==> flow/design.v <==
module unsigned_mult #(
parameter DWIDTH = 8  
)(
input  [  DWIDTH -1:0] op1    ,  
input  [  DWIDTH -1:0] op2    ,  
output [2*DWIDTH -1:0] result    
); 
assign result = op1 * op2;   
endmodule  
module signed_mult #(
parameter DWIDTH = 8  
)(
input  [  DWIDTH -1:0] op1    ,  
input  [  DWIDTH -1:0] op2    ,  
output [2*DWIDTH -1:0] result    
); 
wire   [  DWIDTH -1:0] abs_op1    ;   
wire   [  DWIDTH -1:0] abs_op2    ;   
wire   [2*DWIDTH -1:0] abs_result ;   
assign abs_op1 = op1[DWIDTH-1] ? (~op1 + 'd1) : op1;  
assign abs_op2 = op2[DWIDTH-1] ? (~op2 + 'd1) : op2;  
unsigned_mult #(
.DWIDTH (DWIDTH)  
)i_unsigned_mult_1(
 .op1    (abs_op1    ),  
 .op2    (abs_op2    ),  
 .result (abs_result )   
);  
assign result = (op1[DWIDTH-1] ^ op2[DWIDTH-1]) ? (~abs_result + 'd1) : abs_result; 
endmodule  
module comp_mult_1 #(
parameter DWIDTH = 8  
)(
input                              clk      ,  
input                              rst_n    ,  
input                              sw_rst   ,  
input                              op_val   ,  
output reg                         op_rdy   ,  
input      [      2*2*DWIDTH -1:0] op_data  ,  
output reg                         res_val  ,  
input                              res_rdy  ,  
output     [2*2*(DWIDTH + 1) -1:0] res_data    
); 
wire op_ld    ;  
reg  op_ld_d1 ;  
reg  op_ld_d2 ;  
reg  op_ld_d3 ;  
reg  op_ld_d4 ;  
reg  [  DWIDTH -1:0] x1 ;  
reg  [  DWIDTH -1:0] x2 ;  
reg  [  DWIDTH -1:0] y1 ;  
reg  [  DWIDTH -1:0] y2 ;  
reg  [  DWIDTH -1:0] mult_op1 ;  
reg  [  DWIDTH -1:0] mult_op2 ;  
wire [2*DWIDTH -1:0] prod     ;  
reg  [2*DWIDTH -1:0] prod_1_reg ;  
reg  [2*DWIDTH -1:0] prod_3_reg ;  
reg  [2*DWIDTH -1:0] xr         ;  
reg  [2*DWIDTH -1:0] yr         ;  
always @(posedge clk or negedge rst_n)
if(~rst_n)            op_rdy <= 1'b1 ; else
if(sw_rst)            op_rdy <= 1'b1 ; else
if(op_val & op_rdy)   op_rdy <= 1'b0 ; else 
if(res_val & res_rdy) op_rdy <= 1'b1 ; 
assign op_ld = op_val & op_rdy;
always @(posedge clk or negedge rst_n)
if(~rst_n) begin 
    op_ld_d1 <= 1'b0;
    op_ld_d2 <= 1'b0;
    op_ld_d3 <= 1'b0;
    op_ld_d4 <= 1'b0;
end else 
if(sw_rst) begin 
    op_ld_d1 <= 1'b0;
    op_ld_d2 <= 1'b0;
    op_ld_d3 <= 1'b0;
    op_ld_d4 <= 1'b0;
end else begin                        
    op_ld_d1 <= op_ld;     
    op_ld_d2 <= op_ld_d1;  
    op_ld_d3 <= op_ld_d2;  
    op_ld_d4 <= op_ld_d3;  
end 
always @(posedge clk or negedge rst_n)
if(~rst_n)    res_val <= 1'b0 ; else  
if(sw_rst)    res_val <= 1'b0 ; else  
if(op_ld_d4)  res_val <= 1'b1 ; else  
if(res_rdy)   res_val <= 1'b0 ;       
always @(posedge clk or negedge rst_n)
if(~rst_n) begin 
    x1 <= 'd0;
    y1 <= 'd0;
    x2 <= 'd0;
    y2 <= 'd0;
end else 
if(sw_rst) begin 
    x1 <= 'd0;
    y1 <= 'd0;
    x2 <= 'd0;
    y2 <= 'd0;
end else 
if(op_ld) begin                        
    x1 <= op_data[4*DWIDTH -1 -: DWIDTH]; 
    y1 <= op_data[3*DWIDTH -1 -: DWIDTH]; 
    x2 <= op_data[2*DWIDTH -1 -: DWIDTH]; 
    y2 <= op_data[1*DWIDTH -1 -: DWIDTH]; 
end 
always @(*)
casex({op_ld_d1, op_ld_d2, op_ld_d3, op_ld_d4})
4'b1xxx: mult_op1 = x1  ;
4'b01xx: mult_op1 = y1  ;
4'b001x: mult_op1 = x1  ;
4'b0001: mult_op1 = x2  ;
default: mult_op1 = 'd0 ;
endcase 
always @(*)
casex({op_ld_d1, op_ld_d2, op_ld_d3, op_ld_d4})
4'b1xxx: mult_op2 = x2  ;
4'b01xx: mult_op2 = y2  ;
4'b001x: mult_op2 = y2  ;
4'b0001: mult_op2 = y1  ;
default: mult_op2 = 'd0 ;
endcase
signed_mult #(
.DWIDTH (DWIDTH)  
) i_signed_mult (
 .op1    (mult_op1),  
 .op2    (mult_op2),  
 .result (prod    )   
);  
always @(posedge clk or negedge rst_n)
if(~rst_n)   prod_1_reg <= 'b0 ; else 
if(sw_rst)   prod_1_reg <= 'b0 ; else 
if(op_ld_d1) prod_1_reg <= prod;           
always @(posedge clk or negedge rst_n)
if(~rst_n)   xr <= 'b0              ; else 
if(sw_rst)   xr <= 'b0              ; else 
if(op_ld_d2) xr <= prod_1_reg - prod;      
always @(posedge clk or negedge rst_n)
if(~rst_n)   prod_3_reg <= 'b0 ; else 
if(sw_rst)   prod_3_reg <= 'b0 ; else 
if(op_ld_d3) prod_3_reg <= prod;           
always @(posedge clk or negedge rst_n)
if(~rst_n)   yr <= 'b0              ; else 
if(sw_rst)   yr <= 'b0              ; else 
if(op_ld_d4) yr <= prod_3_reg + prod;       
assign res_data = {{{'d2{xr[2*DWIDTH-1]}},xr},
                   {{'d2{yr[2*DWIDTH-1]}},yr}};  
endmodule  
module comp_mult_2 #(
parameter DWIDTH = 8  
)(
input                              clk      ,  
input                              rst_n    ,  
input                              sw_rst   ,  
input                              op_val   ,  
output reg                         op_rdy   ,  
input      [      2*2*DWIDTH -1:0] op_data  ,  
output reg                         res_val  ,  
input                              res_rdy  ,  
output     [2*2*(DWIDTH + 1) -1:0] res_data    
); 
wire op_ld    ;  
reg  op_ld_d1 ;  
reg  op_ld_d2 ;  
reg  [  DWIDTH -1:0] x1 ;  
reg  [  DWIDTH -1:0] x2 ;  
reg  [  DWIDTH -1:0] y1 ;  
reg  [  DWIDTH -1:0] y2 ;  
wire [  DWIDTH -1:0] mult0_op2 ;  
wire [  DWIDTH -1:0] mult1_op2 ;  
wire [2*DWIDTH -1:0] prod1 ;  
wire [2*DWIDTH -1:0] prod2 ;  
reg  [ 2*DWIDTH-1:0] xr ;  
reg  [ 2*DWIDTH-1:0] yr ;  
always @(posedge clk or negedge rst_n)
if(~rst_n)            op_rdy <= 1'b1 ; else
if(sw_rst)            op_rdy <= 1'b1 ; else
if(op_val & op_rdy)   op_rdy <= 1'b0 ; else 
if(res_val & res_rdy) op_rdy <= 1'b1 ; 
assign op_ld = op_val & op_rdy;
always @(posedge clk or negedge rst_n)
if(~rst_n) begin 
    op_ld_d1 <= 1'b0;
    op_ld_d2 <= 1'b0;
end else 
if(sw_rst) begin 
    op_ld_d1 <= 1'b0;
    op_ld_d2 <= 1'b0;
end else begin                        
    op_ld_d1 <= op_ld; 
    op_ld_d2 <= op_ld_d1; 
end 
always @(posedge clk or negedge rst_n)
if(~rst_n)    res_val <= 1'b0 ; else  
if(sw_rst)    res_val <= 1'b0 ; else  
if(op_ld_d2)  res_val <= 1'b1 ; else  
if(res_rdy)   res_val <= 1'b0 ;       
always @(posedge clk or negedge rst_n)
if(~rst_n) begin 
    x1 <= 'd0;
    y1 <= 'd0;
    x2 <= 'd0;
    y2 <= 'd0;
end else 
if(sw_rst) begin 
    x1 <= 'd0;
    y1 <= 'd0;
    x2 <= 'd0;
    y2 <= 'd0;
end else 
if(op_ld) begin                        
    x1 <= op_data[4*DWIDTH -1 -: DWIDTH]; 
    y1 <= op_data[3*DWIDTH -1 -: DWIDTH]; 
    x2 <= op_data[2*DWIDTH -1 -: DWIDTH]; 
    y2 <= op_data[1*DWIDTH -1 -: DWIDTH]; 
end 
assign mult0_op2 = op_ld_d1 ? x2 : y2 ;  
assign mult1_op2 = op_ld_d1 ? y2 : x2 ;  
signed_mult #(
.DWIDTH (DWIDTH)  
)i_signed_mult_0(
 .op1    (x1        ),  
 .op2    (mult0_op2 ),  
 .result (prod1     )   
);  
signed_mult #(
.DWIDTH (DWIDTH)  
)i_signed_mult_1(
 .op1    (y1        ),  
 .op2    (mult1_op2 ),  
 .result (prod2     )   
);  
always @(posedge clk or negedge rst_n)
if(~rst_n)   xr <= 'b0             ; else 
if(sw_rst)   xr <= 'b0             ; else 
if(op_ld_d1) xr <= prod1 - prod2 ;       
always @(posedge clk or negedge rst_n)
if(~rst_n)   yr <= 'b0           ; else 
if(sw_rst)   yr <= 'b0           ; else 
if(op_ld_d2) yr <= prod1 + prod2 ;       
assign res_data = {{{'d2{xr[2*DWIDTH-1]}},xr},
                   {{'d2{yr[2*DWIDTH-1]}},yr}};  
endmodule  
module comp_mult_4 #(
parameter DWIDTH = 8  
)(
input                              clk      ,  
input                              rst_n    ,  
input                              sw_rst   ,  
input                              op_val   ,  
output reg                         op_rdy   ,  
input      [      2*2*DWIDTH -1:0] op_data  ,  
output reg                         res_val  ,  
input                              res_rdy  ,  
output     [2*2*(DWIDTH + 1) -1:0] res_data    
); 
wire op_ld;  
wire [  DWIDTH -1:0] x1 ;  
wire [  DWIDTH -1:0] x2 ;  
wire [  DWIDTH -1:0] y1 ;  
wire [  DWIDTH -1:0] y2 ;  
wire [2*DWIDTH -1:0] prod1  ;  
wire [2*DWIDTH -1:0] prod2  ;  
wire [2*DWIDTH -1:0] prod3  ;  
wire [2*DWIDTH -1:0] prod4  ;  
reg  [2*DWIDTH-1 :0] xr ;  
reg  [2*DWIDTH-1 :0] yr ;  
always @(posedge clk or negedge rst_n)
if(~rst_n)            op_rdy <= 1'b1 ; else
if(sw_rst)            op_rdy <= 1'b1 ; else
if(op_val & op_rdy)   op_rdy <= 1'b0 ; else 
if(res_rdy)           op_rdy <= 1'b1 ; 
assign op_ld = op_val & op_rdy;
always @(posedge clk or negedge rst_n)
if(~rst_n)              res_val <= 1'b0 ; else  
if(sw_rst)              res_val <= 1'b0 ; else  
if(op_ld)               res_val <= 1'b1 ; else  
if(res_rdy)             res_val <= 1'b0 ;       
assign x1 = op_data[4*DWIDTH -1 -: DWIDTH]; 
assign y1 = op_data[3*DWIDTH -1 -: DWIDTH]; 
assign x2 = op_data[2*DWIDTH -1 -: DWIDTH]; 
assign y2 = op_data[1*DWIDTH -1 -: DWIDTH]; 
signed_mult #(
.DWIDTH (DWIDTH)  
)i_signed_mult_0(
 .op1    (x1     ),  
 .op2    (x2     ),  
 .result (prod1  )   
);  
signed_mult #(
.DWIDTH (DWIDTH)  
)i_signed_mult_1(
 .op1    (x1     ),  
 .op2    (y2     ),  
 .result (prod2  )   
);  
signed_mult #(
.DWIDTH (DWIDTH)  
)i_signed_mult_2(
 .op1    (x2     ),  
 .op2    (y1     ),  
 .result (prod3  )   
);  
signed_mult #(
.DWIDTH (DWIDTH)  
)i_signed_mult_3(
 .op1    (y1     ),  
 .op2    (y2     ),  
 .result (prod4  )   
);  
always @(posedge clk or negedge rst_n)
if(~rst_n)   xr <= 'b0           ; else 
if(sw_rst)   xr <= 'b0           ; else 
if(op_ld)    xr <= prod1 - prod4 ;       
always @(posedge clk or negedge rst_n)
if(~rst_n)   yr <= 'b0           ; else 
if(sw_rst)   yr <= 'b0           ; else 
if(op_ld)    yr <= prod2 + prod3 ;       
assign res_data = {{{'d2{xr[2*DWIDTH-1]}},xr},
                   {{'d2{yr[2*DWIDTH-1]}},yr}};  
endmodule  
module comp_mult_wrapper #(
parameter DWIDTH  = 8 ,  
parameter NO_MULT = 4    
)(
input                          clk      ,  
input                          rst_n    ,  
input                          sw_rst   ,  
input                          op_val   ,  
output                         op_rdy   ,  
input  [      2*2*DWIDTH -1:0] op_data  ,  
output                         res_val  ,  
input                          res_rdy  ,  
output [2*2*(DWIDTH + 1) -1:0] res_data    
); 
generate 
    if(NO_MULT == 4) begin : GEN_4_MULTS
        comp_mult_4 #(
        .DWIDTH (DWIDTH)  
        )i_comp_mult_4 (
        .clk      (clk      ),  
        .rst_n    (rst_n    ),  
        .sw_rst   (sw_rst   ),  
        .op_val   (op_val   ),  
        .op_rdy   (op_rdy   ),  
        .op_data  (op_data  ),  
        .res_val  (res_val  ),  
        .res_rdy  (res_rdy  ),  
        .res_data (res_data )   
        ); 
    end
    else if(NO_MULT == 2) begin : GEN_2_MULTS
        comp_mult_2 #(
        .DWIDTH (DWIDTH)  
        )i_comp_mult_2 (
        .clk      (clk      ),  
        .rst_n    (rst_n    ),  
        .sw_rst   (sw_rst   ),  
        .op_val   (op_val   ),  
        .op_rdy   (op_rdy   ),  
        .op_data  (op_data  ),  
        .res_val  (res_val  ),  
        .res_rdy  (res_rdy  ),  
        .res_data (res_data )   
        ); 
    end else if(NO_MULT == 1) begin : GEN_1_MULT
        comp_mult_1 #(
        .DWIDTH (DWIDTH)  
        )i_comp_mult_1 (
        .clk      (clk      ),  
        .rst_n    (rst_n    ),  
        .sw_rst   (sw_rst   ),  
        .op_val   (op_val   ),  
        .op_rdy   (op_rdy   ),  
        .op_data  (op_data  ),  
        .res_val  (res_val  ),  
        .res_rdy  (res_rdy  ),  
        .res_data (res_data )   
        ); 
    end
    else begin : ERROR
        initial begin 
            $display("%M ERROR: Invalid number of multipliers, NO_MULT should be 1, 2 or 4 \n");
            $stop;
        end 
    end 
endgenerate 
endmodule  
module comp_mult_top #(
parameter NO_MULT   = 4     ,  
parameter APB_BADDR = 0     ,  
parameter SYS_AW    = 16    ,  
parameter REG_DW    = 16       
)(
input                    clk         ,  
input                    rst_n       ,  
input      [ SYS_AW-1:0] apb_paddr   ,  
input                    apb_psel    ,  
input                    apb_penable ,  
input                    apb_pwrite  ,  
input      [REG_DW -1:0] apb_pwdata  ,  
output                   apb_pready  ,  
output reg [REG_DW -1:0] apb_prdata  ,  
output reg               apb_pslverr ,  
output reg               mem_ce      ,  
output reg               mem_we      ,  
output reg [SYS_AW -1:0] mem_addr    ,  
output reg [     8 -1:0] mem_wr_data ,  
input      [     8 -1:0] mem_rd_data    
);
localparam DWIDTH = 8 ;
localparam IDLE   = 2'b00;  
localparam RD_OPS = 2'b01;  
localparam WORK   = 2'b10;  
localparam WR_RES = 2'b11;  
reg  [       REG_DW -1:0] op1_addr      ;  
reg  [       REG_DW -1:0] op2_addr      ;  
reg  [       REG_DW -1:0] res_addr      ;  
reg  [       REG_DW -1:0] no_op         ;  
reg  [       REG_DW -1:0] cfg_start     ;  
reg  [       REG_DW -1:0] sts_stop      ;  
wire                      wr_op1_addr   ;  
wire                      wr_op2_addr   ;  
wire                      wr_res_addr   ;  
wire                      wr_no_op      ;  
wire                      wr_cfg_start  ;  
wire                      wr_sts_stop   ;  
wire                      rd_sts_stop   ;  
wire                      rd_sts_state  ;  
wire                      sel_regs      ;  
reg                       op_val        ;  
wire                      op_rdy        ;  
wire [   2*2*DWIDTH -1:0] op_data       ;  
wire                      res_val       ;  
reg                       res_rdy       ;  
wire [2*2*(DWIDTH+1)-1:0] res_data      ;  
wire                      set_res_rdy   ;  
reg  [     3*DWIDTH -1:0] data_reg      ;  
reg  [            2 -1:0] sts_cstate    ;  
wire                      start         ;  
wire                      sw_rst        ;  
wire                      byte_rd_done  ;  
wire                      byte_wr_done  ;  
wire                      finish        ;  
wire                      next_op       ;  
reg                       mem_ce_d      ;  
reg                       mem_we_d      ;  
wire                      set_mem_ce    ;  
wire                      set_mem_we    ;  
reg  [            3 -1:0] byte_cnt      ;  
reg  [       REG_DW -1:0] op_cnt        ;  
comp_mult_wrapper #(
.DWIDTH  (DWIDTH  ),  
.NO_MULT (NO_MULT )   
) i_comp_mult_wrapper (
.clk      (clk     ),  
.rst_n    (rst_n   ),  
.sw_rst   (sw_rst  ),  
.op_val   (op_val  ),  
.op_rdy   (op_rdy  ),  
.op_data  (op_data ),  
.res_val  (res_val ),  
.res_rdy  (res_rdy ),  
.res_data (res_data)   
); 
assign apb_pready = 1'b1;  
assign wr_op1_addr  = apb_psel & apb_penable &  apb_pwrite & (apb_paddr == APB_BADDR + 0); 
assign wr_op2_addr  = apb_psel & apb_penable &  apb_pwrite & (apb_paddr == APB_BADDR + 1); 
assign wr_res_addr  = apb_psel & apb_penable &  apb_pwrite & (apb_paddr == APB_BADDR + 2); 
assign wr_no_op     = apb_psel & apb_penable &  apb_pwrite & (apb_paddr == APB_BADDR + 3); 
assign wr_cfg_start = apb_psel & apb_penable &  apb_pwrite & (apb_paddr == APB_BADDR + 4); 
assign wr_sts_stop  = apb_psel & apb_penable &  apb_pwrite & (apb_paddr == APB_BADDR + 5);  
assign rd_sts_stop  = apb_psel & apb_penable & ~apb_pwrite & (apb_paddr == APB_BADDR + 5);  
assign rd_sts_state = apb_psel & apb_penable & ~apb_pwrite & (apb_paddr == APB_BADDR + 6);  
assign sel_regs = wr_op1_addr  |
                  wr_op2_addr  |
                  wr_res_addr  |
                  wr_no_op     |
                  wr_cfg_start |
                  wr_sts_stop  |
                  rd_sts_stop  |
                  rd_sts_state ;
always @(posedge clk or negedge rst_n)
if(~rst_n)        apb_pslverr <= 'd0         ; else   
if(apb_pslverr)   apb_pslverr <= 'd0         ; else   
if(apb_penable)   apb_pslverr <= ~sel_regs   ;        
always @(posedge clk or negedge rst_n)
if(~rst_n)          op1_addr  <= 'd0            ; else  
if(wr_op1_addr)     op1_addr  <= apb_pwdata     ; else  
if(byte_rd_done)    op1_addr  <= op1_addr + 'd2 ;
always @(posedge clk or negedge rst_n)
if(~rst_n)          op2_addr  <= 'd0            ; else  
if(wr_op2_addr)     op2_addr  <= apb_pwdata     ; else  
if(byte_rd_done)    op2_addr  <= op2_addr + 'd2 ;
always @(posedge clk or negedge rst_n)
if(~rst_n)          res_addr  <= 'd0            ; else  
if(wr_res_addr)     res_addr  <= apb_pwdata     ; else  
if(byte_wr_done)    res_addr  <= res_addr + 'd6 ;
always @(posedge clk or negedge rst_n)
if(~rst_n)          no_op     <= 'd0            ; else  
if(wr_no_op)        no_op     <= apb_pwdata     ;       
always @(posedge clk or negedge rst_n)              
if(~rst_n)          cfg_start <= 'd0            ; else  
if(~sw_rst & start) cfg_start <= 'd0            ; else  
if(wr_cfg_start)    cfg_start <= apb_pwdata     ;       
always @(posedge clk or negedge rst_n)        
if(~rst_n)          sts_stop  <= 'd0            ; else  
if(wr_sts_stop)     sts_stop  <= apb_pwdata     ; else  
if(finish)          sts_stop  <= {{REG_DW-1{1'b0}}, 1'b1} ;  
always @(posedge clk or negedge rst_n)
if(~rst_n)          apb_prdata <= 'd0                            ; else  
if(rd_sts_stop)     apb_prdata <= sts_stop                       ; else  
if(rd_sts_state)    apb_prdata <= {{REG_DW-2{1'b0}}, sts_cstate} ;       
assign start  = cfg_start[0] & (no_op > 'd0);
assign sw_rst = cfg_start[1];
always @(posedge clk or negedge rst_n)
if(~rst_n) 
    sts_cstate <= IDLE;      
else if(sw_rst) 
    sts_cstate <= IDLE; 
else begin 
    case(sts_cstate)
        IDLE    : if(start)                 
                    sts_cstate <= RD_OPS;   
                  else
                    sts_cstate <= IDLE;
        RD_OPS  : if(byte_rd_done)  
                    sts_cstate <= WORK;     
                  else 
                    sts_cstate <= RD_OPS;
        WORK    : if(res_val)
                    sts_cstate <= WR_RES;   
                  else 
                    sts_cstate <= WORK;
        default : if(finish) 
                    sts_cstate <= IDLE;     
                  else if(next_op)
                    sts_cstate <= RD_OPS;   
                  else 
                    sts_cstate <= WR_RES;
    endcase 
end   
assign byte_rd_done = (sts_cstate == RD_OPS) & (byte_cnt == 3'd3);   
assign byte_wr_done = (sts_cstate == WR_RES) & (byte_cnt == 3'd5);   
assign next_op      = byte_wr_done & (op_cnt != (no_op - 'd1));      
assign finish       = byte_wr_done & (op_cnt == (no_op - 'd1));      
always @(posedge clk or negedge rst_n)
if(~rst_n)          byte_cnt <= 3'd0            ; else  
if(byte_rd_done)    byte_cnt <= 3'd0            ; else  
if(byte_wr_done)    byte_cnt <= 3'd0            ; else  
if(mem_ce)          byte_cnt <= byte_cnt + 3'd1 ;       
always @(posedge clk or negedge rst_n)
if(~rst_n)          op_cnt <= 'd0          ; else  
if(finish)          op_cnt <= 'd0          ; else  
if(next_op)         op_cnt <= op_cnt + 'd1 ;       
always @(posedge clk or negedge rst_n)
if(~rst_n)          op_val <= 1'b0; else   
if(byte_rd_done)    op_val <= 1'b1; else   
if(op_val & op_rdy) op_val <= 1'b0;        
always @(posedge clk or negedge rst_n)
if(~rst_n)          data_reg <= 'd0; else   
if(mem_ce_d & ~mem_we_d) begin              
    case(byte_cnt)
        3'b001 :    data_reg[3*DWIDTH-1 : 2*DWIDTH] <= mem_rd_data;  
        3'b010 :    data_reg[2*DWIDTH-1 : 1*DWIDTH] <= mem_rd_data;  
        3'b011 :    data_reg[1*DWIDTH-1 : 0       ] <= mem_rd_data;  
        default:    data_reg                        <= data_reg; 
    endcase 
end 
assign op_data = {data_reg, mem_rd_data};  
assign set_res_rdy = (sts_cstate == WR_RES) & (byte_cnt == 3'd4);  
always @(posedge clk or negedge rst_n)
if(~rst_n)       res_rdy <= 1'b0; else   
if(set_res_rdy)  res_rdy <= 1'b1; else   
if(byte_wr_done) res_rdy <= 1'b0;        
always @(*) 
    if(sts_cstate == RD_OPS)
        if(byte_cnt < 3'd2) mem_addr = op1_addr + byte_cnt       ; else  
                            mem_addr = op2_addr + byte_cnt - 'd2 ;       
    else  
                            mem_addr = res_addr + byte_cnt;              
always @(*)
    case(byte_cnt)
        3'b000  : mem_wr_data <= res_data[25:18];           
        3'b001  : mem_wr_data <= res_data[33:26];           
        3'b010  : mem_wr_data <= {6'd0, res_data[35:34]};   
        3'b011  : mem_wr_data <= res_data[ 7:0 ];           
        3'b100  : mem_wr_data <= res_data[15:8 ];           
        default : mem_wr_data <= {6'd0, res_data[17:16]};   
    endcase 
assign set_mem_ce = ((sts_cstate == IDLE)   & start   ) |   
                    ((sts_cstate == WR_RES) & next_op ) |   
                    ((sts_cstate == WORK)   & res_val ) ;   
always @(posedge clk or negedge rst_n)
if(~rst_n)        mem_ce <= 1'b0; else  
if(set_mem_ce)    mem_ce <= 1'b1; else  
if(byte_rd_done | byte_wr_done) 
                  mem_ce <= 1'b0;       
assign set_mem_we = (sts_cstate == WORK) & res_val;  
always @(posedge clk or negedge rst_n)
if(~rst_n)        mem_we <= 1'b0; else     
if(set_mem_we)    mem_we <= 1'b1; else     
if(byte_wr_done)  mem_we <= 1'b0;          
always @(posedge clk or negedge rst_n)
if(~rst_n) mem_ce_d <= 1'b0   ; else       
if(sw_rst) mem_ce_d <= 1'b0   ; else       
           mem_ce_d <= mem_ce ;        
always @(posedge clk or negedge rst_n)    
if(~rst_n) mem_we_d <= 1'b0   ; else       
if(sw_rst) mem_we_d <= 1'b0   ; else       
           mem_we_d <= mem_we ;
endmodule  
==> flow/run.sh <==
#!/bin/bash
# the make line also repeats each setting of config.mk as NAME=value (left out here)
make -C /OpenROAD-flow-scripts/flow DESIGN_CONFIG=/design/flow/config.mk WORK_HOME=/design/flow/orfs CLKGATE_MAP_FILE= finish
==> flow/config.mk <==
export PLATFORM = sky130hd
export DESIGN_NAME = comp_mult_top
export DESIGN_NICKNAME = comp_mult_top
export VERILOG_FILES = /design/flow/design.v
export SDC_FILE = /design/flow/constraint.sdc
export NUM_CORES = 4
export LEC_CHECK = 0
export CAP_MARGIN = 15
export CELL_PAD_IN_SITES_GLOBAL_PLACEMENT = 0
export CORE_MARGIN = 2
export CORE_UTILIZATION = 57
export CTS_CLUSTER_DIAMETER = 334
export CTS_CLUSTER_SIZE = 41
export PLACE_DENSITY = 0.45
export SETUP_SLACK_MARGIN = 1.9
export SLEW_MARGIN = 20
export TNS_END_PERCENT = 10
==> flow/constraint.sdc <==
create_clock -name core_clock -period 10.0 [get_ports {clk}]
set_input_delay 2.0000 -clock core_clock [delete_from_list [all_inputs] [get_ports {clk}]]
set_output_delay 2.0000 -clock core_clock [all_outputs]
set_load 0.01 [all_outputs]
==> flow_metrics.py, run 1 <==
# Physical implementation metrics
metrics = {
    "outcome": {
        "outcome": "finished clean",
    },
    "drt": {
        "num_vias": 17800,
        "drc": 0,
        "wl_mm": 57.6,
        "ant_nets": 0,
        "viasPerCell": 5.79,
        "first_pass_iters": 5,
        "initialDrtViolationCount": 1037,
        "wl_per_cell_um": 18.7,
    },
    "sta": {
        "hold_viol": 0,
        "period_needed_ps": 8270,
        "report.final.slew_viol_count": 0,
        "hold_slack_ps": 437,
        "setup_viol_count_final": 0,
        "fin_skew_ps": 12.1,
        "finalCritPeriodShare_pct": 82.7,
        "max_freq_ghz": 0.121,
        "rsz0062_at_grt": "true",
        "setup-tns-final_ps": 0,
        "relSlewSlack_pct": 28.0,
        "worst_pin_slew_ps": 1070,
        "finalWorstSetupSlack_ps": 1730,
    },
    "logic_synthesis": {
        "syn_nets": 2918,
        "ys_chip_area_sq_um": 21400,
        "top_cell_area_share_pct": 21.4,
        "synth_cell_types": 85,
        "async_flop_share_pct": 100,
        "synth.top_cells.by_area": "dfrtp_1, fa_1, ha_1, xnor2_1, nor2_1",
        "most_common_cell": "nor2_1",
        "edf_count": 0,
        "topCombFamilyByArea": "adder cells",
        "yosys.stat.seqShare_pct": 21.5,
        "synthCells": 2497,
        "yosysWarnings": 2,
        "common_cells": "nor2_1, inv_1, ha_1",
        "top_area_cell": "dfrtp_1",
        "yosys-mux-area-fraction_pct": 2.88,
        "synth_area_sq_um": 21400,
        "synth-xor-area-share_pct": 10.3,
        "yosys.area_share.adder_pct": 27.2,
        "synth.avg_cell_area_sq_um": 8.56,
        "yosys.area_share.aoi_pct": 14.5,
        "ys_ff": 184,
        "ys_sh_simple_pct": 16.5,
        "synthFlopType": "dfrtp_1",
        "ys_cells": 2497,
    },
    "setup_path": {
        "reg2reg_slack_ps": 1930,
        "path_class": "primary input to flip-flop",
        "crit_top_cell": "fa_1",
        "worst_setup_path_end_kind": "flip-flop",
        "slowest_delay_ps": 540,
        "critPathBufInv": 6,
        "path_delay_family": "adder cells",
        "arrival_ps": 8610,
        "cp-start-kind": "primary input",
        "worst_r2r_path_depth": 26,
        "critPathSlowestCell": "or4b_4",
        "cp_max_fo": 7,
        "cp.depth": 28,
        "rr_startpoint": "data_reg[0]",
        "crit_path_start": "mem_rd_data[1]",
        "worstPathRequired_ps": 10340,
    },
    "clocking": {
        "clock-sinks": 184,
        "root_buffer": "clkbuf_16",
        "cts_tree": "done",
        "clk_path_buf_depth": 2,
        "cts_buffers": 17,
        "clk_pin_slew_ps": 70,
        "hold_buffers": 0,
        "clkLatencyLatePin_ps": 450,
        "h-tree-depth": 4,
    },
    "power": {
        "power.total_uw": 2550,
        "p_comb_uw": 1130,
        "netSwitchingFraction_pct": 38.3,
        "power_frac_seq_pct": 29.4,
        "p_sw_uw": 976,
        "maxPowerGroup": "combinational logic",
        "vdd_ir_drop_max_v": 0.000112,
        "powerDensity_nw_per_um2": 105,
        "p_leak_uw": 0.0118,
        "comb_power_share_pct": 44.5,
        "p_clk_share_pct": 26.1,
        "clock_power_uw": 663,
        "powerSeq_uw": 748,
        "p_int_uw": 1570,
    },
    "placement": {
        "gp_congestion": 0.909,
        "dp_slack_ps": 635,
        "port_buffers": 87,
        "dpl.hpwl_mm": 44.7,
    },
    "worst_hold_path": {
        "worstHoldStart": "apb_pslverr",
        "hold_path.class": "flip-flop to flip-flop",
        "hold_end": "apb_pslverr",
        "hold_depth": 1,
    },
    "run": {
        "drv_cap": 0,
        "warnings": 46,
    },
    "global_route": {
        "grt_first_pass_wirelength_mm": 92.8,
        "grt-ovfl-total": 0,
        "grt_antenna_before_repair": 1,
        "grt_max_degree": 67,
        "grt_pass1_vias": 17700,
        "grt_usage_pct": 30.3,
    },
    "final_layout": {
        "postLayoutCoreUtil_pct": 66.0,
        "final_nets": 3015,
        "areaGrowthSynthToFinish_pct": 13.6,
    },
    "die": {
        "fp.dieH_um": 198,
        "rows": 70,
        "ios": 89,
        "fp_util_pct": 58.1,
        "core_sq_um": 36800,
        "chipArea_sq_um": 39100,
        "fp.dieW_um": 198,
    },
}
-- repair_timing --
item / CTS / global route
setup endpoints to repair: 13 / 11
resized: 65 / 44
cloned: 0 / 0
pin swaps: 33 / 41
setup buffers: 36 / 18
-- routing by layer --
metal  up-vias  part of all wire, %  wire, um  GRT usage, %
li1       8566                    -         -             -
met1      8678                   44     25100          39.3
met2       465                   48     27900          51.3
met3        86                  4.2      2420          3.07
met4         0                  3.9      2260          13.8
met5         -                    0         0             0
-- through the flow --
step                      std cells  cell area (sq um)
after global routing           3076              24300
after CTS                      3057              24000
after detailed placement       2989              23000
after global placement         2989              23000
final                          3076              24300
after floorplan                2497              21600
-- layout make-up --
cell class,count,area (sq um)
diodes,1,2.50
clock buffers,21,450
clock inverters,11,106
fillers,3044,12500
inverters,291,1100
multi-input cells,1922,15800
flip-flops and latches,184,4610
well taps,468,586
repair buffers,178,1600
==> inputs of run 2 (changes only) <==
- ABC_AREA: not set -> 1
- CAP_MARGIN: 15 -> 20
- CELL_PAD_IN_SITES_GLOBAL_PLACEMENT: 0 -> not set
- CORE_UTILIZATION: 57 -> 69
- CTS_CLUSTER_DIAMETER: 334 -> not set
- CTS_CLUSTER_SIZE: 41 -> not set
- PLACE_DENSITY: 0.45 -> 0.39
- SETUP_SLACK_MARGIN: 1.9 -> not set
- TNS_END_PERCENT: 10 -> 5
- clock period: 10.0 -> 5.38 ns (I/O delays scaled with it)
==> run 2 against run 1 <==
Net effect:
- now fails the layout checks on negative setup slack
- area after synthesis is 8.4% higher
- final area is 20% higher
- hold slack better by 67 ps
- worst setup slack worse by 3300 ps
- routed wire length is 42% higher
- total power is 29% higher
- critical path depth is 9 higher
- core utilization is 21 points higher
- die area is 10% lower
- sequential power is 84% higher
- highest routed layer unchanged
==> flow_metrics.py, run 2 <==
# Physical implementation metrics
metrics = {
    "outcome": {
        "so_faults": "negative setup slack",
        "outcome": "finished with violations",
    },
    "logic_synthesis": {
        "yosys.area_share.aoi_pct": 10.1,
        "ys_ff": 184,
        "synthCells": 3367,
        "ys_cells": 3367,
        "top_area_cell": "dfrtp_1",
        "ys_sh_simple_pct": 26.8,
        "topCombFamilyByArea": "simple AND/OR/NAND/NOR gates",
        "synth_area_sq_um": 23200,
        "async_flop_share_pct": 100,
        "yosysWarnings": 2,
        "edf_count": 0,
        "synthFlopType": "dfrtp_1",
        "synth.avg_cell_area_sq_um": 6.88,
        "most_common_cell": "nand2_1",
        "yosys-mux-area-fraction_pct": 0.0486,
        "synth_cell_types": 59,
        "top_cell_area_share_pct": 19.8,
        "syn_nets": 3788,
        "ys_chip_area_sq_um": 23200,
        "synth-xor-area-share_pct": 5.44,
        "common_cells": "nand2_1, inv_1, nor2_1",
        "yosys.stat.seqShare_pct": 19.9,
        "yosys.area_share.adder_pct": 25.1,
        "synth.top_cells.by_area": "dfrtp_1, nand2_1, fa_1, ha_1, inv_1",
    },
    "die": {
        "chipArea_sq_um": 35100,
        "ios": 89,
        "rows": 67,
        "fp.dieW_um": 187,
        "core_sq_um": 33300,
        "fp_util_pct": 69.6,
        "fp.dieH_um": 187,
    },
    "worst_hold_path": {
        "hold_end": "apb_prdata[11]",
        "hold_path.class": "flip-flop to flip-flop",
        "hold_depth": 2,
        "worstHoldStart": "apb_prdata[11]",
    },
    "global_route": {
        "grt-ovfl-total": 0,
        "grt_first_pass_wirelength_mm": 124,
        "grt_max_degree": 97,
        "grt_pass1_vias": 25500,
        "grt_usage_pct": 44.4,
        "grt_antenna_before_repair": 0,
    },
    "power": {
        "p_sw_uw": 1020,
        "powerSeq_uw": 1380,
        "maxPowerGroup": "the clock network",
        "p_leak_uw": 0.0160,
        "p_int_uw": 2260,
        "comb_power_share_pct": 14.6,
        "powerDensity_nw_per_um2": 113,
        "p_comb_uw": 478,
        "vdd_ir_drop_max_v": 0.000194,
        "power_frac_seq_pct": 42.2,
        "p_clk_share_pct": 43.2,
        "clock_power_uw": 1410,
        "netSwitchingFraction_pct": 31.1,
    },
    "setup_path": {
        "cp.depth": 37,
        "worstPathRequired_ps": 5750,
        "slowest_delay_ps": 570,
        "arrival_ps": 7310,
        "crit_top_cell": "inv_1",
        "path_class": "flip-flop to flip-flop",
        "worst_setup_path_end_kind": "flip-flop",
        "rr_startpoint": "data_reg[0]",
        "critPathSlowestCell": "fa_1",
        "crit_path_start": "data_reg[0]",
        "worst_r2r_path_depth": 37,
        "path_delay_family": "adder cells",
        "cp-start-kind": "flip-flop",
        "critPathBufInv": 9,
        "reg2reg_slack_ps": -1560,
        "cp_max_fo": 7,
    },
    "sta": {
        "period_needed_ps": 6940,
        "fin_skew_ps": 22.3,
        "finalCritPeriodShare_pct": 129,
        "max_freq_ghz": 0.144,
        "finalWorstSetupSlack_ps": -1560,
        "setup_viol_count_final": 23,
        "report.final.slew_viol_count": 0,
        "hold_viol": 0,
        "relSlewSlack_pct": 28.4,
        "hold_slack_ps": 504,
        "rsz0062_at_grt": "true",
        "worst_pin_slew_ps": 1070,
    },
    "drt": {
        "num_vias": 25800,
        "initialDrtViolationCount": 2802,
        "ant_nets": 0,
        "drc": 0,
        "first_pass_iters": 7,
        "wl_mm": 82.1,
        "viasPerCell": 6.06,
        "wl_per_cell_um": 19.3,
    },
    "clocking": {
        "root_buffer": "clkbuf_16",
        "h-tree-depth": 4,
        "cts_buffers": 17,
        "cts_tree": "done",
        "clk_pin_slew_ps": 80,
        "clock-sinks": 184,
        "clkLatencyLatePin_ps": 490,
        "clk_path_buf_depth": 2,
    },
    "final_layout": {
        "stdcell_count": 4260,
        "fin_area_sq_um": 29100,
        "postLayoutCoreUtil_pct": 87.4,
        "areaGrowthSynthToFinish_pct": 25.5,
        "flop_area_sq_um": 4610,
        "comb_area_sq_um": 16800,
        "fillerInstances": 1779,
        "final_nets": 4219,
    },
    "placement": {
        "dpl.hpwl_mm": 59.5,
        "place_inst": 4204,
        "port_buffers": 87,
        "post_dp_cell_area_sq_um": 27500,
        "dp_slack_ps": -2060,
        "gp_congestion": 1.04,
    },
    "run": {
        "drv_cap": 0,
        "warnings": 46,
    },
}
run 2: layer usage:
metal  vias to the layer above  global-route usage (%)  share of wire [%]
met5                         -                       0                  0
met4                         0                    33.1                9.4
met3                       593                    9.36                 10
met2                      1767                    74.9                 47
met1                     12100                    49.7                 34
li1                      11400                       -                  -
run 2: area by class of cell:
cell class,count,area share (%)
clock inverters,15,0.692
clock buffers,17,1.46
repair buffers,474,13.2
diodes,1,0.00860
well taps,448,1.93
multi-input cells,2418,57.8
flip-flops and latches,184,15.8
inverters,703,9.13
run 2: what timing repair did:
| action | CTS | global route |
|---|---|---|
| setup buffers | 4 | 19 |
| hold buffers | 0 | 0 |
| gates cloned | 0 | 0 |
| setup endpoints to repair | 24 | 24 |
| pin swaps | 23 | 98 |
| gates resized | 80 | 176 |
run 2: stage by stage:
stage / total power, uW / TNS (ps)
after detailed placement: 1830 / -40310
after global placement: 1820 / -34670
after CTS: 3200 / -18330
final: 3280 / -22490
after floorplan: 1600 / -15930
after global routing: 3340 / -26950
==> inputs of run 3 (changes only) <==
- CAP_MARGIN: 20 -> 25
- CORE_UTILIZATION: 69 -> 70
- CTS_CLUSTER_DIAMETER: not set -> 206
- CTS_CLUSTER_SIZE: not set -> 30
- GPL_ROUTABILITY_DRIVEN: not set -> 0
- GPL_TIMING_DRIVEN: not set -> 1
- HOLD_SLACK_MARGIN: not set -> 0.19
- PLACE_DENSITY: 0.39 -> 0.61
- SETUP_SLACK_MARGIN: not set -> 0.67
- TNS_END_PERCENT: 5 -> not set
- clock period: 5.38 -> 7.0 ns (I/O delays scaled with it)
==> run 3 against run 2 <==
Net effect:
- largest power group is now sequential cells
- still fails the layout checks on negative setup slack
- clock skew up 0.52 ps
- maximum frequency shrank 7.2%
- flip-flop count unchanged
==> flow_metrics.py, run 3 <==
# Physical implementation metrics
metrics = {
    "outcome": {
        "outcome": "finished with violations",
        "so_faults": "negative setup slack",
    },
    "setup_path": {
        "arrival_ps": 7850,
        "path_delay_family": "adder cells",
        "slowest_delay_ps": 570,
        "cp.depth": 33,
        "cp-start-kind": "flip-flop",
        "reg2reg_slack_ps": -480,
        "cp_max_fo": 5,
        "rr_startpoint": "data_reg[0]",
        "worstPathRequired_ps": 7380,
        "worst_r2r_path_depth": 33,
        "path_class": "flip-flop to flip-flop",
        "critPathBufInv": 9,
        "crit_path_start": "data_reg[0]",
        "critPathSlowestCell": "fa_1",
        "worst_setup_path_end_kind": "flip-flop",
        "crit_top_cell": "nand2_1",
    },
    "power": {
        "p_int_uw": 1710,
        "p_sw_uw": 725,
        "power_frac_seq_pct": 43.7,
        "powerDensity_nw_per_um2": 85.2,
        "netSwitchingFraction_pct": 29.8,
        "p_clk_share_pct": 40.2,
        "maxPowerGroup": "sequential cells",
        "p_leak_uw": 0.0154,
        "p_comb_uw": 392,
        "clock_power_uw": 977,
        "comb_power_share_pct": 16.1,
        "powerSeq_uw": 1060,
        "vdd_ir_drop_max_v": 0.000207,
    },
    "global_route": {
        "grt_usage_pct": 42.6,
        "grt_antenna_before_repair": 3,
        "grt_max_degree": 117,
        "grt_first_pass_wirelength_mm": 115,
        "grt_pass1_vias": 24000,
        "grt-ovfl-total": 0,
    },
    "sta": {
        "finalCritPeriodShare_pct": 107,
        "max_freq_ghz": 0.134,
        "finalWorstSetupSlack_ps": -476,
        "report.final.slew_viol_count": 0,
        "relSlewSlack_pct": 34.9,
        "setup_viol_count_final": 13,
        "worst_pin_slew_ps": 973,
        "setup-tns-final_ps": -3040,
        "fin_skew_ps": 22.8,
        "rsz0062_at_grt": "true",
        "period_needed_ps": 7480,
        "hold_slack_ps": 488,
        "hold_viol": 0,
    },
    "clocking": {
        "clk_path_buf_depth": 2,
        "cts_buffers": 17,
        "root_buffer": "clkbuf_16",
        "clock-sinks": 184,
        "cts_tree": "done",
        "clkLatencyLatePin_ps": 480,
        "clk_pin_slew_ps": 90,
        "h-tree-depth": 4,
    },
    "logic_synthesis": {
        "common_cells": "nand2_1, inv_1, nor2_1",
        "synthCells": 3367,
        "ys_chip_area_sq_um": 23200,
        "most_common_cell": "nand2_1",
        "async_flop_share_pct": 100,
        "yosys.area_share.adder_pct": 25.1,
        "edf_count": 0,
        "top_area_cell": "dfrtp_1",
        "yosys.stat.seqShare_pct": 19.9,
        "syn_nets": 3788,
        "synth_cell_types": 59,
        "ys_cells": 3367,
        "synth_area_sq_um": 23200,
        "top_cell_area_share_pct": 19.8,
        "synth.top_cells.by_area": "dfrtp_1, nand2_1, fa_1, ha_1, inv_1",
        "synth.avg_cell_area_sq_um": 6.88,
        "topCombFamilyByArea": "simple AND/OR/NAND/NOR gates",
        "yosysWarnings": 2,
        "synthFlopType": "dfrtp_1",
        "ys_ff": 184,
        "yosys-mux-area-fraction_pct": 0.0486,
        "ys_sh_simple_pct": 26.8,
        "synth-xor-area-share_pct": 5.44,
        "yosys.area_share.aoi_pct": 10.1,
    },
    "drt": {
        "drc": 0,
        "first_pass_iters": 9,
        "viasPerCell": 6.18,
        "wl_mm": 81.9,
        "ant_nets": 0,
        "initialDrtViolationCount": 2798,
        "wl_per_cell_um": 19.9,
        "num_vias": 25400,
    },
    "die": {
        "core_sq_um": 32500,
        "chipArea_sq_um": 34600,
        "fp.dieW_um": 186,
        "fp_util_pct": 71.2,
        "rows": 66,
        "fp.dieH_um": 186,
        "ios": 89,
    },
    "placement": {
        "dpl.hpwl_mm": 55.0,
        "post_dp_cell_area_sq_um": 26200,
        "port_buffers": 87,
    },
    "run": {
        "warnings": 49,
        "drv_cap": 0,
    },
    "final_layout": {
        "fin_area_sq_um": 28500,
        "areaGrowthSynthToFinish_pct": 23.2,
        "final_nets": 4073,
        "postLayoutCoreUtil_pct": 87.7,
    },
    "worst_hold_path": {
        "hold_path.class": "flip-flop to flip-flop",
        "worstHoldStart": "apb_prdata[13]",
        "hold_end": "apb_prdata[13]",
        "hold_depth": 2,
    },
}
-- run 3: area by class of cell --
| class | count | area [sq um] |
|---|---|---|
| tap | 442 | 553 |
| clock buffer | 19 | 453 |
| antenna | 1 | 2.50 |
| fill | 1812 | 3990 |
| sequential | 184 | 4610 |
| clock inverter | 13 | 108 |
| timing repair buffer | 327 | 2760 |
| multi-input combinational | 2419 | 17400 |
| inverter | 703 | 2680 |
-- run 3: timing repair --
action	4_1_cts	5_1_grt
buffers inserted	23	25
resized	109	263
endpoints found under the setup margin	21	20
pin swaps	86	136
cloned	1	0
hold buffers	0	0
-- run 3: routing by layer --
metal | part of all wire [%] | vias up | GRT usage [%]
met3 | 10 | 703 | 8.84
met2 | 46 | 1836 | 70.8
met4 | 10 | 4 | 32.9
li1 | - | 11100 | -
met1 | 33 | 11700 | 47.9
met5 | 0.059 | - | 0
-- run 3: through the flow --
stage | worst slack (ps) | power, uW | cells
after CTS | 301 | 2350 | 4081
final | -476 | 2430 | 4108
after global routing | -695 | 2490 | 4107
after detailed placement | -728 | 1390 | 4025
after global placement | -444 | 1380 | 4025
after floorplan | 177 | 1230 | 3367
==> inputs of run 4 (changes only) <==
- CAP_MARGIN: 25 -> 20
- CORE_UTILIZATION: 70 -> 69
- CTS_CLUSTER_DIAMETER: 206 -> not set
- CTS_CLUSTER_SIZE: 30 -> not set
- GPL_ROUTABILITY_DRIVEN: 0 -> not set
- GPL_TIMING_DRIVEN: 1 -> not set
- HOLD_SLACK_MARGIN: 0.19 -> not set
- PLACE_DENSITY: 0.61 -> not set
- SETUP_SLACK_MARGIN: 0.67 -> not set
- clock period: 7.0 -> 6.8 ns (I/O delays scaled with it)
==> run 4 against run 3 <==
Net effect:
- still fails the layout checks on negative setup slack
- worst setup slack better by 350 ps
- synthesized cell count unchanged
- combinational power down 8.4%
- clock skew down 9.3 ps
- critical path depth up 5
- die area up 1.4%
- first-iteration DRC count up 1.6%
- via count down 2.1%
- largest cell class unchanged
==> flow_metrics.py, run 4 <==
# Physical implementation metrics
metrics = {
    "final_layout": {
        "postLayoutCoreUtil_pct": 84.1,
        "fin_area_sq_um": 28000,
        "stdcell_count": 4116,
        "comb_area_sq_um": 16800,
        "flop_area_sq_um": 4610,
        "areaGrowthSynthToFinish_pct": 20.7,
        "final_nets": 4076,
        "fillerInstances": 1993,
    },
    "sta": {
        "report.final.slew_viol_count": 0,
        "max_freq_ghz": 0.144,
        "setup-tns-final_ps": -264,
        "hold_viol": 0,
        "setup_viol_count_final": 6,
        "finalCritPeriodShare_pct": 102,
        "relSlewSlack_pct": 30.2,
        "period_needed_ps": 6930,
        "finalWorstSetupSlack_ps": -127,
        "rsz0062_at_grt": "true",
        "worst_pin_slew_ps": 1040,
        "fin_skew_ps": 13.6,
    },
    "drt": {
        "viasPerCell": 6.04,
        "n_antenna_cell": 0,
        "first_pass_iters": 7,
        "wl_per_cell_um": 19.0,
        "wl_mm": 78.2,
        "ant_nets": 0,
        "initialDrtViolationCount": 2842,
        "num_vias": 24900,
        "drc": 0,
    },
    "logic_synthesis": {
        "ys_ff": 184,
        "syn_nets": 3788,
        "top_area_cell": "dfrtp_1",
        "synth_cell_types": 59,
        "common_cells": "nand2_1, inv_1, nor2_1",
        "async_flop_share_pct": 100,
        "synth.avg_cell_area_sq_um": 6.88,
        "yosys-mux-area-fraction_pct": 0.0486,
        "synth-xor-area-share_pct": 5.44,
        "yosys.area_share.adder_pct": 25.1,
        "ys_cells": 3367,
        "synth_area_sq_um": 23200,
        "synth.top_cells.by_area": "dfrtp_1, nand2_1, fa_1, ha_1, inv_1",
        "topCombFamilyByArea": "simple AND/OR/NAND/NOR gates",
        "top_cell_area_share_pct": 19.8,
        "yosys.area_share.aoi_pct": 10.1,
        "edf_count": 0,
        "yosys.stat.seqShare_pct": 19.9,
        "yosysWarnings": 2,
        "synthFlopType": "dfrtp_1",
        "ys_sh_simple_pct": 26.8,
        "synthCells": 3367,
        "ys_chip_area_sq_um": 23200,
        "most_common_cell": "nand2_1",
    },
    "global_route": {
        "met3_usage_pct": 9.46,
        "grt_pass1_vias": 24300,
        "busiest_layer": "met2",
        "grt-ovfl-total": 0,
        "grt_max_degree": 118,
        "grt_antenna_before_repair": 0,
        "grt_usage_pct": 42.9,
        "use_met1_pct": 48.5,
        "grt_first_pass_wirelength_mm": 121,
        "grtUsageMet2_pct": 72.2,
    },
    "clocking": {
        "clkLatencyLatePin_ps": 480,
        "clock-sinks": 184,
        "clk_pin_slew_ps": 80,
        "h-tree-depth": 4,
        "cts_tree": "done",
        "cts_buffers": 17,
        "root_buffer": "clkbuf_16",
        "hold_buffers": 0,
        "clk_path_buf_depth": 2,
    },
    "setup_path": {
        "reg2reg_slack_ps": -10,
        "cp-start-kind": "primary input",
        "path_class": "primary input to flip-flop",
        "critPathBufInv": 12,
        "worstPathRequired_ps": 7170,
        "cp.depth": 38,
        "path_delay_family": "adder cells",
        "cp_max_fo": 5,
        "arrival_ps": 7300,
        "critPathSlowestCell": "fa_1",
        "worst_r2r_path_depth": 40,
        "worst_setup_path_end_kind": "flip-flop",
        "crit_path_start": "mem_rd_data[1]",
        "rr_startpoint": "data_reg[16]",
        "slowest_delay_ps": 560,
    },
    "die": {
        "fp_util_pct": 69.6,
        "core_sq_um": 33300,
        "chipArea_sq_um": 35100,
        "fp.dieW_um": 187,
        "rows": 67,
        "fp.dieH_um": 187,
        "ios": 89,
    },
    "power": {
        "powerSeq_uw": 1090,
        "clock_power_uw": 1130,
        "powerDensity_nw_per_um2": 92.4,
        "power_frac_seq_pct": 42.3,
        "p_comb_uw": 359,
        "netSwitchingFraction_pct": 30.0,
        "p_int_uw": 1810,
        "vdd_ir_drop_max_v": 0.000195,
        "maxPowerGroup": "the clock network",
        "p_clk_share_pct": 43.8,
        "p_leak_uw": 0.0153,
        "comb_power_share_pct": 13.9,
        "p_sw_uw": 776,
    },
    "worst_hold_path": {
        "hold_end": "apb_prdata[0]",
        "hold_path.class": "flip-flop to flip-flop",
        "hold_depth": 2,
        "worstHoldStart": "apb_prdata[0]",
    },
    "run": {
        "drv_cap": 0,
        "warnings": 47,
    },
    "placement": {
        "post_dp_cell_area_sq_um": 26300,
        "gp_congestion": 1.03,
        "place_inst": 4052,
        "dpl.hpwl_mm": 58.5,
        "port_buffers": 87,
    },
    "outcome": {
        "outcome": "finished with violations",
        "so_faults": "negative setup slack",
    },
}
run 4: area by class of cell:
type	count	share of cell area [%]
Multi-Input combinational cell	2418	59.9
Sequential cell	184	16.5
Timing Repair Buffer	331	9.78
Inverter	703	9.54
Tap cell	448	2.00
Clock buffer	17	1.52
Clock inverter	15	0.792
run 4: metrics by stage:
step                      hold WS [ps]  power [uW]  setup WS, ps
after global placement             464        1420          -727
after floorplan                    449        1260          9.33
final                              487        2590          -127
after global routing               516        2640          -417
after detailed placement           466        1430          -958
after CTS                          487        2540         -3.81
run 4: routing by layer:
metal,share of wire (%),wire length (um),vias up
met4,8.7,6800,0
met5,0,0,-
li1,-,-,11100
met3,9.6,7530,519
met2,47,36800,1638
met1,35,27000,11600
run 4: timing repair:
item / in CTS / in global routing
resized: 56 / 192
buffers inserted: 15 / 17
pin swaps: 41 / 115
endpoints found under the setup margin: 14 / 14
hold endpoints to repair: 0 / 0
==> inputs of run 5 (changes only) <==
- ABC_AREA: 1 -> 0
- CAP_MARGIN: 20 -> 5
- CELL_PAD_IN_SITES_DETAIL_PLACEMENT: not set -> 1
- CORE_MARGIN: 2 -> 7
- CORE_UTILIZATION: 69 -> 56
- CTS_CLUSTER_DIAMETER: not set -> 279
- CTS_CLUSTER_SIZE: not set -> 95
- GPL_ROUTABILITY_DRIVEN: not set -> 1
- GPL_TIMING_DRIVEN: not set -> 1
- HOLD_SLACK_MARGIN: not set -> 0.1
- MAX_ROUTING_LAYER: not set -> met4
- PLACE_DENSITY_LB_ADDON: not set -> 0.17
- SETUP_SLACK_MARGIN: not set -> 0.67
- SLEW_MARGIN: 20 -> 40
- clock period: 6.8 -> 9.98 ns (I/O delays scaled with it)
==> run 5 against run 4 <==
Net effect:
- the run now finishes clean
- sequential power shrank 31%
- core utilization shrank 21 points
- clock skew grew 1.7 ps
- sequential share of layout area grew 3.0 points
- clock power shrank 39%
- synthesized cell count shrank 26%
- final cell count shrank 25%
- area after synthesis shrank 7.7%
- largest power group is now combinational logic
==> flow_metrics.py, run 5 <==
# Physical implementation metrics
metrics = {
    "clocking": {
        "clock-sinks": 184,
        "clk_path_buf_depth": 2,
        "clk_pin_slew_ps": 90,
        "clkLatencyLatePin_ps": 480,
        "hold_buffers": 0,
        "h-tree-depth": 4,
        "cts_buffers": 17,
        "root_buffer": "clkbuf_16",
        "cts_tree": "done",
    },
    "logic_synthesis": {
        "common_cells": "nor2_1, inv_1, ha_1",
        "async_flop_share_pct": 100,
        "synth.top_cells.by_area": "dfrtp_1, fa_1, ha_1, xnor2_1, nor2_1",
        "synthCells": 2497,
        "most_common_cell": "nor2_1",
        "synth_area_sq_um": 21400,
        "yosys.area_share.adder_pct": 27.2,
        "ys_chip_area_sq_um": 21400,
        "edf_count": 0,
        "yosys.stat.seqShare_pct": 21.5,
        "syn_nets": 2918,
        "synth_cell_types": 85,
        "ys_ff": 184,
        "synth-xor-area-share_pct": 10.3,
        "ys_cells": 2497,
        "synth.avg_cell_area_sq_um": 8.56,
        "top_area_cell": "dfrtp_1",
        "synthFlopType": "dfrtp_1",
        "top_cell_area_share_pct": 21.4,
        "ys_sh_simple_pct": 16.5,
        "yosys-mux-area-fraction_pct": 2.88,
        "yosysWarnings": 2,
        "yosys.area_share.aoi_pct": 14.5,
        "topCombFamilyByArea": "adder cells",
    },
    "sta": {
        "finalWorstSetupSlack_ps": 907,
        "setup_viol_count_final": 0,
        "worst_pin_slew_ps": 825,
        "hold_viol": 0,
        "period_needed_ps": 9070,
        "report.final.slew_viol_count": 0,
        "fin_skew_ps": 15.3,
        "setup-tns-final_ps": 0,
        "finalCritPeriodShare_pct": 90.9,
        "relSlewSlack_pct": 44.8,
        "max_freq_ghz": 0.110,
        "hold_slack_ps": 452,
        "rsz0062_at_grt": "false",
    },
    "setup_path": {
        "cp.depth": 28,
        "reg2reg_slack_ps": 1170,
        "slowest_delay_ps": 550,
        "worst_r2r_path_depth": 30,
        "path_class": "primary input to flip-flop",
        "worstPathRequired_ps": 10350,
        "crit_path_start": "mem_rd_data[1]",
        "path_delay_family": "adder cells",
        "rr_startpoint": "data_reg[8]",
        "critPathBufInv": 4,
        "crit_top_cell": "fa_1",
        "critPathSlowestCell": "fa_1",
        "cp-start-kind": "primary input",
        "arrival_ps": 9450,
        "worst_setup_path_end_kind": "flip-flop",
        "cp_max_fo": 5,
    },
    "drt": {
        "first_pass_iters": 6,
        "viasPerCell": 6.30,
        "drc": 0,
        "wl_mm": 74.1,
        "ant_nets": 0,
        "n_antenna_cell": 0,
        "wl_per_cell_um": 24.1,
        "initialDrtViolationCount": 1356,
        "num_vias": 19400,
    },
    "power": {
        "p_int_uw": 1550,
        "power_frac_seq_pct": 29.1,
        "powerSeq_uw": 750,
        "p_sw_uw": 1030,
        "vdd_ir_drop_max_v": 0.000112,
        "p_leak_uw": 0.0116,
        "p_comb_uw": 1140,
        "powerDensity_nw_per_um2": 109,
        "p_clk_share_pct": 26.7,
        "comb_power_share_pct": 44.2,
        "clock_power_uw": 689,
        "maxPowerGroup": "combinational logic",
        "netSwitchingFraction_pct": 40.0,
    },
    "die": {
        "fp.dieH_um": 209,
        "chipArea_sq_um": 43900,
        "ios": 89,
        "fp.dieW_um": 209,
        "fp_util_pct": 56.8,
        "core_sq_um": 37700,
        "rows": 71,
    },
    "worst_hold_path": {
        "hold_depth": 1,
        "hold_path.class": "flip-flop to flip-flop",
        "worstHoldStart": "apb_pslverr",
        "hold_end": "apb_pslverr",
    },
    "placement": {
        "gp_congestion": 0.912,
        "dpl.hpwl_mm": 56.1,
        "place_inst": 3038,
        "dp_slack_ps": 164,
        "port_buffers": 87,
    },
    "global_route": {
        "busiest_layer": "met2",
        "grt-ovfl-total": 0,
        "grt_pass1_vias": 21800,
        "grt_max_degree": 72,
        "grt_usage_pct": 34.4,
        "grtUsageMet2_pct": 60.0,
        "met3_usage_pct": 5.59,
        "use_met1_pct": 35.6,
        "grt_first_pass_wirelength_mm": 118,
        "grt_antenna_before_repair": 0,
    },
    "final_layout": {
        "postLayoutCoreUtil_pct": 62.8,
        "final_nets": 2975,
        "stdcell_count": 3078,
        "areaGrowthSynthToFinish_pct": 10.6,
    },
    "outcome": {
        "outcome": "finished clean",
    },
    "run": {
        "warnings": 42,
        "drv_cap": 0,
    },
}
==> run 5: final cells by class <==
class	count	area, sq um
Clock buffer	20	457
Clock inverter	12	110
Fill cell	4425	14000
Inverter	291	1100
Multi-Input combinational cell	1922	15400
Sequential cell	184	4610
Tap cell	511	639
Timing Repair Buffer	138	1280
==> run 5: layer usage <==
metal / up-vias / share of wire, %
li1: 8479 / -
met1: 9739 / 36
met2: 825 / 51
met3: 342 / 5.4
met4: 0 / 7.5
met5: - / 0
==> run 5: repair_timing <==
action / CTS / global route
resized: 3 / 21
buffers inserted: 0 / 7
setup endpoints to repair: 2 / 8
pin swaps: 0 / 8
==> run 5: through the flow <==
| step | instance area (sq um) | total power (uW) |
|---|---|---|
| 4_1_cts | 23500 | 2550 |
| 3_5_place_dp | 22900 | 1860 |
| 2_1_floorplan | 21400 | 1550 |
| 6_report | 23600 | 2580 |
| 5_1_grt | 23600 | 2720 |
| 3_3_place_gp | 22800 | 1780 |
==> inputs of run 6 (changes only) <==
- ABC_AREA: 0 -> not set
- CAP_MARGIN: 5 -> 20
- CELL_PAD_IN_SITES_DETAIL_PLACEMENT: 1 -> not set
- CORE_MARGIN: 7 -> 2
- CORE_UTILIZATION: 56 -> 64
- CTS_CLUSTER_DIAMETER: 279 -> not set
- CTS_CLUSTER_SIZE: 95 -> not set
- GPL_ROUTABILITY_DRIVEN: 1 -> not set
- GPL_TIMING_DRIVEN: 1 -> not set
- HOLD_SLACK_MARGIN: 0.1 -> not set
- MAX_ROUTING_LAYER: met4 -> not set
- PLACE_DENSITY_LB_ADDON: 0.17 -> not set
- SETUP_SLACK_MARGIN: 0.67 -> 1.3
- SLEW_MARGIN: 40 -> 20
- clock period: 9.98 -> 6.73 ns (I/O delays scaled with it)
==> run 6 against run 5 <==
Net effect:
- via count fell by 0.21%
- combinational power increased by 140%
- clock skew grew 3.9 ps
- worst setup slack got worse by 1500 ps
- core utilization increased by 20 points
- largest power group unchanged
- non-clock buffer count grew 291
- sequential power grew 48%
- largest cell class unchanged
- now fails the layout checks on negative setup slack
- total power up 88%
- final cell count increased by 7.2%
- global-route usage rose by 0.12 points
- critical path depth decreased by 1
==> flow_metrics.py, run 6 <==
# Physical implementation metrics
metrics = {
    "sta": {
        "max_freq_ghz": 0.136,
        "hold_viol": 0,
        "setup_viol_count_final": 13,
        "report.final.slew_viol_count": 0,
        "fin_skew_ps": 19.2,
        "rsz0062_at_grt": "true",
        "relSlewSlack_pct": 29.3,
        "finalWorstSetupSlack_ps": -640,
        "worst_pin_slew_ps": 1050,
        "hold_slack_ps": 450,
        "finalCritPeriodShare_pct": 110,
        "period_needed_ps": 7370,
    },
    "logic_synthesis": {
        "topCombFamilyByArea": "adder cells",
        "syn_nets": 2918,
        "synth_cell_types": 85,
        "ys_cells": 2497,
        "ys_chip_area_sq_um": 21400,
        "synthCells": 2497,
        "ys_ff": 184,
        "synthFlopType": "dfrtp_1",
        "edf_count": 0,
        "ys_sh_simple_pct": 16.5,
        "yosysWarnings": 2,
        "synth.avg_cell_area_sq_um": 8.56,
        "synth-xor-area-share_pct": 10.3,
        "common_cells": "nor2_1, inv_1, ha_1",
        "async_flop_share_pct": 100,
        "top_cell_area_share_pct": 21.4,
        "yosys.area_share.aoi_pct": 14.5,
        "yosys.stat.seqShare_pct": 21.5,
        "yosys-mux-area-fraction_pct": 2.88,
        "yosys.area_share.adder_pct": 27.2,
        "synth_area_sq_um": 21400,
        "synth.top_cells.by_area": "dfrtp_1, fa_1, ha_1, xnor2_1, nor2_1",
        "top_area_cell": "dfrtp_1",
        "most_common_cell": "nor2_1",
    },
    "drt": {
        "viasPerCell": 5.86,
        "first_pass_iters": 5,
        "highest_layer": "met4",
        "wl_per_cell_um": 18.3,
        "n_antenna_cell": 0,
        "num_vias": 19300,
        "wl_mm": 60.3,
        "ant_nets": 0,
        "initialDrtViolationCount": 1238,
        "dr_wl_met2_mm": 30.1,
        "met1_length_mm": 23.5,
        "dr_wl_met3_mm": 3.46,
        "drc": 0,
    },
    "final_layout": {
        "final_nets": 3266,
        "areaGrowthSynthToFinish_pct": 25.9,
        "fillerInstances": 2076,
        "fin_area_sq_um": 26900,
    },
    "die": {
        "fp.dieH_um": 187,
        "chipArea_sq_um": 34900,
        "core_sq_um": 32700,
        "fp.dieW_um": 187,
        "ios": 89,
        "rows": 66,
        "fp_util_pct": 65.4,
    },
    "clocking": {
        "cts_buffers": 17,
        "clkLatencyLatePin_ps": 460,
        "root_buffer": "clkbuf_16",
        "clk_path_buf_depth": 2,
        "clk_pin_slew_ps": 70,
        "cts_tree": "done",
        "clock-sinks": 184,
        "h-tree-depth": 4,
    },
    "global_route": {
        "grt_usage_pct": 34.5,
        "grt_pass1_vias": 19800,
        "grt_first_pass_wirelength_mm": 97.4,
        "grt-ovfl-total": 0,
        "grt_max_degree": 70,
        "grt_antenna_before_repair": 0,
    },
    "power": {
        "clock_power_uw": 1010,
        "vdd_ir_drop_max_v": 0.000192,
        "p_comb_uw": 2710,
        "netSwitchingFraction_pct": 37.2,
        "maxPowerGroup": "combinational logic",
        "power_frac_seq_pct": 22.9,
        "p_leak_uw": 0.0133,
        "power.total_uw": 4830,
        "p_int_uw": 3040,
        "p_sw_uw": 1800,
        "p_clk_share_pct": 21.0,
        "comb_power_share_pct": 56.1,
        "powerDensity_nw_per_um2": 180,
        "powerSeq_uw": 1110,
    },
    "run": {
        "warnings": 46,
        "drv_cap": 0,
    },
    "setup_path": {
        "slowest_delay_ps": 590,
        "worst_r2r_path_depth": 25,
        "arrival_ps": 7710,
        "crit_path_start": "mem_rd_data[2]",
        "path_class": "primary input to flip-flop",
        "worst_setup_path_end_kind": "flip-flop",
        "rr_startpoint": "data_reg[9]",
        "cp_max_fo": 4,
        "reg2reg_slack_ps": -470,
        "worstPathRequired_ps": 7070,
        "path_delay_family": "adder cells",
        "crit_top_cell": "fa_1",
        "cp.depth": 27,
        "critPathSlowestCell": "or4b_4",
        "critPathBufInv": 7,
        "cp-start-kind": "primary input",
    },
    "worst_hold_path": {
        "hold_path.class": "flip-flop to flip-flop",
        "hold_end": "apb_pslverr",
        "worstHoldStart": "apb_pslverr",
        "hold_depth": 1,
    },
    "placement": {
        "port_buffers": 87,
        "gp_congestion": 0.932,
        "dp_slack_ps": -1480,
        "dpl.hpwl_mm": 45.4,
        "post_dp_cell_area_sq_um": 25000,
    },
    "outcome": {
        "outcome": "finished with violations",
        "so_faults": "negative setup slack",
    },
}
run 6: through the flow:
stage                     std cells  util (%)  TNS, ps
after floorplan                2497         -    -4860
after global placement         3221      76.6   -17430
after detailed placement       3221      76.6   -19560
after CTS                      3276      80.5    -4060
after global routing           3300      82.3    -8010
final                          3300      82.3    -4990
run 6: layer usage:
metal / GRT usage [%] / vias up
met5: 0 / -
met4: 17.3 / 0
met3: 4.40 / 177
met2: 61.9 / 686
met1: 40.7 / 9426
li1: - / 9056
run 6: repair_timing:
item,4_1_cts,5_1_grt
gates resized,151,85
setup endpoints to repair,30,30
pin swaps,76,74
setup buffers,23,24
hold buffers,0,0
run 6: area by class of cell:
| class | instances | area, sq um | area share (%) |
|---|---|---|---|
| multi-input combinational | 1922 | 16500 | 61.2 |
| sequential | 184 | 4610 | 17.1 |
| clock buffer | 18 | 439 | 1.63 |
| inverter | 291 | 1110 | 4.13 |
| clock inverter | 14 | 156 | 0.581 |
| timing repair buffer | 429 | 3570 | 13.3 |
| tap | 442 | 553 | 2.05 |
Power is estimated from default activity; no workload was simulated.
